v6:
==> flow/design.v (excerpt) <==
module bopit(clk, rst, btnR, btnD, btnL, btnU, btnS, sw, seg, an, led, speaker 
    );
    input clk;
    input rst;
    input btnR, btnS, btnD, btnU, btnL;
    input [7:0] sw;
    output reg [7:0] led;
    output [7:0] seg;
    output [3:0] an;
    reg [3:0] seg_number;
    reg [1:0] an_number;
    wire clk_1hz;  
    wire clk_500hz;  
    wire [4:0] randomBop;  
    output wire speaker;
    reg [1:0] signal;  
    reg [7:0] ledCode;
    reg [3:0] bopCode; 
    reg [3:0] ones_seconds;
    reg [3:0] tens_seconds;
    reg [3:0] ones_score;
    reg [3:0] tens_score;
    integer an_toggle;
    integer an_index;
    integer gameOn;
    integer command_type;
    integer command_number;
    integer roundWon;
    integer roundDelay;
    integer fail_count;
    notes bop_notes(
        .clk(clk),
        .rst(rst),
        .signal(signal),
        .speaker(speaker)
    );
    randomNumber randomNum (
        .clk(clk),
        .rst(rst),
        .data(randomBop)
    );
    clock_1hz clock_1 (
		.clk(clk), 
		.rst(rst),
		.clk_1hz(clk_1hz)
	);
    clock_500hz clock_500 (
        .clk(clk),
        .rst(rst),
        .clk_500hz(clk_500hz)
    );
    display7 segmentDisplay (
            .clk(clk), 
            .seg_number(seg_number), 
            .an_number(an_number), 
            .seg(seg), 
            .an(an), 
            .btnU(btnU) 
    );
    always @ (posedge clk)
    if (rst)
    begin
        ones_seconds <= 0;
        tens_seconds <= 0;
        command_type <= 10;
        command_number <= 8;
        an_toggle <= 0;
        an_index <= 0;
        ones_score <= 0;
        tens_score <= 0;
        bopCode <= 0;
        ledCode <= 0;
  ...
export LEC_CHECK = 0
export ABC_AREA = 0
export CAP_MARGIN = 20
export CORE_MARGIN = 2
export CORE_UTILIZATION = 70
export CTS_CLUSTER_DIAMETER = 190
export CTS_CLUSTER_SIZE = 24
export HOLD_SLACK_MARGIN = 0.23
export SETUP_SLACK_MARGIN = 0.27
export SLEW_MARGIN = 20
create_clock -name core_clock -period 2.19 [get_ports {clk}]
run.sh (not shown) runs the stock make flow with config.mk's settings and CLKGATE_MAP_FILE=.
Run status, v6: aborted in global routing, error GRT-0232
[inputs] v7 vs v6
- changing ABC_AREA from 0 to 1
- removing SETUP_SLACK_MARGIN (formerly 0.27)
- removing HOLD_SLACK_MARGIN (formerly 0.23)
### Flow results
Seen in the log of v6: GRT-0232 during global routing, after which the run never completed.
No stage failed in v7, and the final checks on the layout all came back clean.
v7: count of instances resized after the clock tree is built is 200 lower than what v6 reported.
Tally of unique sky130hd cells used after synthesis shrinks by more than a quarter when moving from v6 to v7.
Diff v6 -> v7 | post-synthesis sequential area ratio | decrease of 4.2 points
Synthesized cell count, v6 and v7, lower one = v6.
The yosys-reported design area after synthesis reported for v7 is greater than that of v6 by 11%.
Cell row count on v7 is up relative to v6.
Between v6 and v7, the floorplan utilization is lower for v6.
For the area after synthesis, v7 came in 11% higher than v6 did.


## build 40
The RTL this note starts from:
==> flow/design.v <==
`timescale 1ns / 1ps
module display7(clk, seg_number, an_number, seg, an, btnU
    );
    input clk, btnU;
    output reg [7:0] seg;
    output reg [3:0] an;
    input wire [3:0] seg_number;
    input wire [1:0] an_number;
    always @ (*)
    begin 
        case(seg_number)
            4'h0: seg = 8'b11000000;
            4'h1: seg = 8'b11111001;
            4'h2: seg = 8'b10100100;
            4'h3: seg = 8'b10110000;
            4'h4: seg = 8'b10011001;
            4'h5: seg = 8'b10010010;
            4'h6: seg = 8'b10000010;
            4'h7: seg = 8'b11111000;
            4'h8: seg = 8'b10000000;
            4'h9: seg = 8'b10010000;
            default: seg = 8'b00000000;
        endcase
        case(an_number)
            2'b00: an = 4'b0111;
            2'b01:
            begin
            an = 4'b1011;
            seg[7] = 0;
            end
            2'b10: an = 4'b1101;
            2'b11: an = 4'b1110;
            default: an = 4'b0000;
        endcase
     end 
endmodule
`timescale 1ns / 1ps
module notes(clk, rst, speaker, signal
    );
    input clk;
    input rst;
    input [1:0] signal;
    output reg speaker;
    reg [3:0] seg_number;
    reg [1:0] an_number;
    reg [7:0] counter;
    always @(posedge clk)
    begin
        if (rst)
        begin
            counter <= 0;
            speaker <= 0;
        end
        else if (signal == 2'b00)
        begin
            counter <= 0;
            speaker <= 0;
        end  
        else if (signal == 2'b01)
        begin
            if(counter==55) counter <= 0; else counter <= counter+1;
            speaker <= counter[5];
        end
        else  
        begin
            if(counter==221) counter <= 0; else counter <= counter+1;
            speaker <= counter[7];
        end
    end
endmodule
`timescale 1ns / 1ps
module randomNumber #(parameter BITS = 5)(
    input clk,
    input rst,
    output reg [4:0] data
    );
   reg [4:0] data_next;
   always @* begin
    data_next[4] = data[4]^data[1];
    data_next[3] = data[3]^data[0];
    data_next[2] = data[2]^data_next[4];
    data_next[1] = data[1]^data_next[3];
    data_next[0] = data[0]^data_next[2];
   end
   always @(posedge clk) begin
    if(rst)
        data <= 5'h1f;
    else
        data <= data_next;
   end
endmodule
`timescale 1ns / 1ps
module clock_1hz(clk, rst, clk_1hz
    );
    input clk;
    input rst;
    output clk_1hz;
    reg clk_1hz;
    reg [12:0] counter;
    always @ (posedge clk)
        if (rst)
            begin
                counter <= 0;
                clk_1hz <= 0;
            end
        else if (counter == 13'd4999)
            begin
                counter <= 0;
                clk_1hz <= 1;
            end
        else
            begin
                clk_1hz <= 0;
                counter <= counter + 1;
            end    
endmodule
`timescale 1ns / 1ps
module clock_500hz(clk, rst, clk_500hz
    );
    input clk;
    input rst;
    output clk_500hz;
    reg clk_500hz;
    reg [3:0] counter;
    always @ (posedge clk)
        begin
            if (rst)
            begin
                counter <= 0;
                clk_500hz <= 0;
            end
            else if (counter == 4'd9)
            begin
                counter <= 0;
                clk_500hz <= 1;
            end
            else
            begin
                clk_500hz <= 0;
                counter <= counter + 1;
            end    
        end
endmodule
`timescale 1ns / 1ps
module bopit(clk, rst, btnR, btnD, btnL, btnU, btnS, sw, seg, an, led, speaker 
    );
    input clk;
    input rst;
    input btnR, btnS, btnD, btnU, btnL;
    input [7:0] sw;
    output reg [7:0] led;
    output [7:0] seg;
    output [3:0] an;
    reg [3:0] seg_number;
    reg [1:0] an_number;
    wire clk_1hz;  
    wire clk_500hz;  
    wire [4:0] randomBop;  
    output wire speaker;
    reg [1:0] signal;  
    reg [7:0] ledCode;
    reg [3:0] bopCode; 
    reg [3:0] ones_seconds;
    reg [3:0] tens_seconds;
    reg [3:0] ones_score;
    reg [3:0] tens_score;
    integer an_toggle;
    integer an_index;
    integer gameOn;
    integer command_type;
    integer command_number;
    integer roundWon;
    integer roundDelay;
    integer fail_count;
    notes bop_notes(
        .clk(clk),
        .rst(rst),
        .signal(signal),
        .speaker(speaker)
    );
    randomNumber randomNum (
        .clk(clk),
        .rst(rst),
        .data(randomBop)
    );
    clock_1hz clock_1 (
		.clk(clk), 
		.rst(rst),
		.clk_1hz(clk_1hz)
	);
    clock_500hz clock_500 (
        .clk(clk),
        .rst(rst),
        .clk_500hz(clk_500hz)
    );
    display7 segmentDisplay (
            .clk(clk), 
            .seg_number(seg_number), 
            .an_number(an_number), 
            .seg(seg), 
            .an(an), 
            .btnU(btnU) 
    );
    always @ (posedge clk)
    if (rst)
    begin
        ones_seconds <= 0;
        tens_seconds <= 0;
        command_type <= 10;
        command_number <= 8;
        an_toggle <= 0;
        an_index <= 0;
        ones_score <= 0;
        tens_score <= 0;
        bopCode <= 0;
        ledCode <= 0;
        gameOn <= 1;
        roundWon <= 0;
        roundDelay <= 0;
        signal <= 0;
        fail_count <= 0;
        seg_number <= 0;
        an_number <= 0;
        led <= 0;
    end
    else
    begin
        if (btnS)
        begin
            roundWon <= 0;
            roundDelay <= 0;
            gameOn <= 1;
            ones_score <= 0;
            tens_score <= 0;
            ones_seconds <= 0;
            tens_seconds <= 0;
            bopCode <= randomBop % 12;
            fail_count <= 0;
        end
        if (!roundWon)
        begin
        case(bopCode)
            0:
            begin  
                if (sw[0])
                begin
                    roundWon <= 1;
                end
                else if(sw[7:0] || btnU || btnL || btnD || btnR)
                begin
                    gameOn <= 0;
                end
            end
            1:
            begin  
                if (sw[1])
                begin
                    roundWon <= 1;
                end
                else if(sw[7:0] || btnU || btnL || btnD || btnR)
                begin
                    gameOn <= 0;
                end
            end
            2:
            begin  
                if (sw[2])
                begin
                    roundWon <= 1;
                end
                else if(sw[7:0] || btnU || btnL || btnD || btnR)
                begin
                    gameOn <= 0;
                end
            end
            3:
            begin  
                if (sw[3])
                begin
                    roundWon <= 1;
                end
                else if(sw[7:0] || btnU || btnL || btnD || btnR)
                begin
                    gameOn <= 0;
                end
            end
            4:
            begin  
                if (sw[4])
                begin
                    roundWon <= 1;
                end
                else if(sw[7:0] || btnU || btnL || btnD || btnR)
                begin
                    gameOn <= 0;
                end
            end
            5:
            begin  
                if (sw[5])
                begin
                    roundWon <= 1;
                end
                else if(sw[7:0] || btnU || btnL || btnD || btnR)
                begin
                    gameOn <= 0;
                end
            end
            6:
            begin  
                if (sw[6])
                begin
                    roundWon <= 1;
                end
                else if(sw[7:0] || btnU || btnL || btnD || btnR)
                begin
                    gameOn <= 0;
                end
            end
            7:
            begin  
                if (sw[7])
                begin
                    roundWon <= 1;
                end
                else if(sw[7:0] || btnU || btnL || btnD || btnR)
                begin
                    gameOn <= 0;
                end
            end
            8:
            begin  
                if (btnU)
                begin
                    roundWon <= 1;
                end
                else if(sw[7:0] || btnU || btnL || btnD || btnR)
                begin
                    gameOn <= 0;
                end
            end
            9:
            begin  
                if (btnR)
                begin
                    roundWon <= 1;
                end
                else if(sw[7:0] || btnU || btnL || btnD || btnR)
                begin
                    gameOn <= 0;
                end
            end
            10:
            begin  
                if (btnD)
                begin
                    roundWon <= 1;
                end
                else if(sw[7:0] || btnU || btnL || btnD || btnR)
                begin
                    gameOn <= 0;
                end
            end
            11:
            begin  
                if (btnL)
                begin
                    roundWon <= 1;
                end
                else if(sw[7:0] || btnU || btnL || btnD || btnR)
                begin
                    gameOn <= 0;
                end
            end
        endcase
        end
        if (clk_1hz && gameOn)
        begin
            if (roundWon)
            begin
                if (roundDelay == 0)
                    signal <= 1;
                if (roundDelay == 1)
                    signal <= 0;
                if (roundDelay == 3)
                begin
                    roundWon <= 0;
                    roundDelay <= 0;
                    bopCode <= randomBop % 12;
                    if (ones_score == 4'b1001)
                    begin
                       ones_score <= 0; 
                       tens_score <= tens_score + 1;
                    end
                    else
                    begin
                       ones_score <= ones_score + 1;
                    end
                end
                else
                begin
                    roundDelay <= roundDelay + 1;
                end
                   ones_seconds <= 0;
                   tens_seconds <= 0;
            end
            else
            begin 
                ones_seconds <= ones_seconds + 1;
                if (ones_seconds == 4'b1001)
                begin
                    ones_seconds <= 0; 
                    tens_seconds <= tens_seconds + 1;
                end
            end
        end
        if (tens_seconds == 4'b0001)
        begin
            ones_seconds <= 0;
            tens_seconds <= 0;
            gameOn <= 0;
        end
        if (clk_500hz && gameOn)  
        begin
            an_index <= an_toggle % 4;
            case(an_index)
                0:
                begin
                    if (bopCode > 4'b0111)  
                    begin
                        seg_number <= 4'b1000;
                        ledCode <= 8'b00000000;
                        led [7:0] <= ledCode [7:0];
                    end
                    else  
                    begin
                        seg_number <= 4'b0101;
                        ledCode <= 8'b00000001 << (bopCode % 8);
                        led [7:0] <= ledCode [7:0];
                    end
                    an_number <= an_index;
                end
                1:
                begin
                    seg_number <= bopCode % 8; 
                    an_number <= an_index;
                end
                2:
                begin
                    seg_number <= tens_seconds;
                    an_number <= an_index;
                end
                3:
                begin
                    seg_number <= ones_seconds;
                    an_number <= an_index;                  
                end
                default:
                begin
                    seg_number <= 0;
                    an_number <= 0;
                end
            endcase
            an_toggle <= an_toggle + 1;
        end
        else if (clk_500hz && !gameOn)
        begin
            if (fail_count != 500)
            begin
                signal <= 2;
                fail_count <= fail_count + 1;
            end
            if (fail_count == 500)
                signal <= 0;
            an_index <= an_toggle % 4;
            case(an_index)
                0:
                begin
                    seg_number <= 0;
                    an_number <= an_index;
                end
                1:
                begin
                    seg_number <= 0;
                    an_number <= an_index;
                end
                2:
                begin
                    seg_number <= tens_score;
                    an_number <= an_index;
                end
                3:
                begin
                    seg_number <= ones_score;
                    an_number <= an_index;                  
                end
                default:
                begin
                    seg_number <= 0;
                    an_number <= 0;
                end
            endcase
            an_toggle <= an_toggle + 1;
        end
    end
endmodule
Settings: LEC_CHECK=0, CAP_MARGIN=15, CELL_PAD_IN_SITES_GLOBAL_PLACEMENT=0, CORE_ASPECT_RATIO=0.92, CORE_MARGIN=2, CORE_UTILIZATION=72, CTS_CLUSTER_DIAMETER=28, CTS_CLUSTER_SIZE=41, GPL_ROUTABILITY_DRIVEN=1, MIN_ROUTING_LAYER=met1, PLACE_DENSITY_LB_ADDON=0.0, SETUP_SLACK_MARGIN=0.68, SLEW_MARGIN=20; clock period 2.28 ns.
Seen in the log of build 40: DPL-0038 during clock tree synthesis, after which the run never completed.
Modified inputs, build 13 compared to build 40
==> flow/config.mk <==
export PLATFORM = sky130hd
export DESIGN_NAME = bopit
export DESIGN_NICKNAME = bopit
export VERILOG_FILES = /design/flow/design.v
export SDC_FILE = /design/flow/constraint.sdc
export NUM_CORES = 4
export LEC_CHECK = 0
export CAP_MARGIN = 20
export CORE_MARGIN = 2
export CORE_UTILIZATION = 70
export CTS_CLUSTER_SIZE = 24
export SLEW_MARGIN = 20
==> flow/constraint.sdc <==
create_clock -name core_clock -period 3.38 [get_ports {clk}]
set_input_delay 0.6760 -clock core_clock [delete_from_list [all_inputs] [get_ports {clk}]]
set_output_delay 0.6760 -clock core_clock [all_outputs]
set_load 0.01 [all_outputs]
--- outcome ---
Build 13 went all the way through the flow, and no timing, DRC or antenna check failed. Compared with build 40, build 13 shows a number of placement rows that is 3 higher. On area of the core, build 40 beats build 13. NOTE: die footprint in build 13 exceeds that of build 40. For area of placed instances, dividing the value from build 13 by the value from build 40 gives 0.911. Re summed instance area of the synthesized netlist: no difference whatsoever between build 13 and build 40. Pre-CTS worst setup slack: build 13 higher than build 40.
Here is what was changed in the inputs of build 14 compared with build 13.
-- flow/config.mk --
<<< build 13, line 10
export CORE_UTILIZATION = 70
export CTS_CLUSTER_SIZE = 24
>>> build 14, line 10
export CORE_UTILIZATION = 72
==> flow/constraint.sdc <==
create_clock -name core_clock -period 3.97 [get_ports {clk}]
set_input_delay 0.7940 -clock core_clock [delete_from_list [all_inputs] [get_ports {clk}]]
set_output_delay 0.7940 -clock core_clock [all_outputs]
set_load 0.01 [all_outputs]
Notes after the runs:
Going from build 13 to build 14, tap cell instance count shrank slightly.
Diff build 14..build 13 | top-level I/O count | unchanged
Compared with build 13, build 14 improves post-detailed-placement half-perimeter wirelength.
Diff build 13 -> build 14: growth of design area from synthesis to finish lost 1.3 points; sequential share of layout area now larger.
According to the power report, total power for build 14 is lower than for build 13.
Power is estimated from default activity; no workload was simulated.
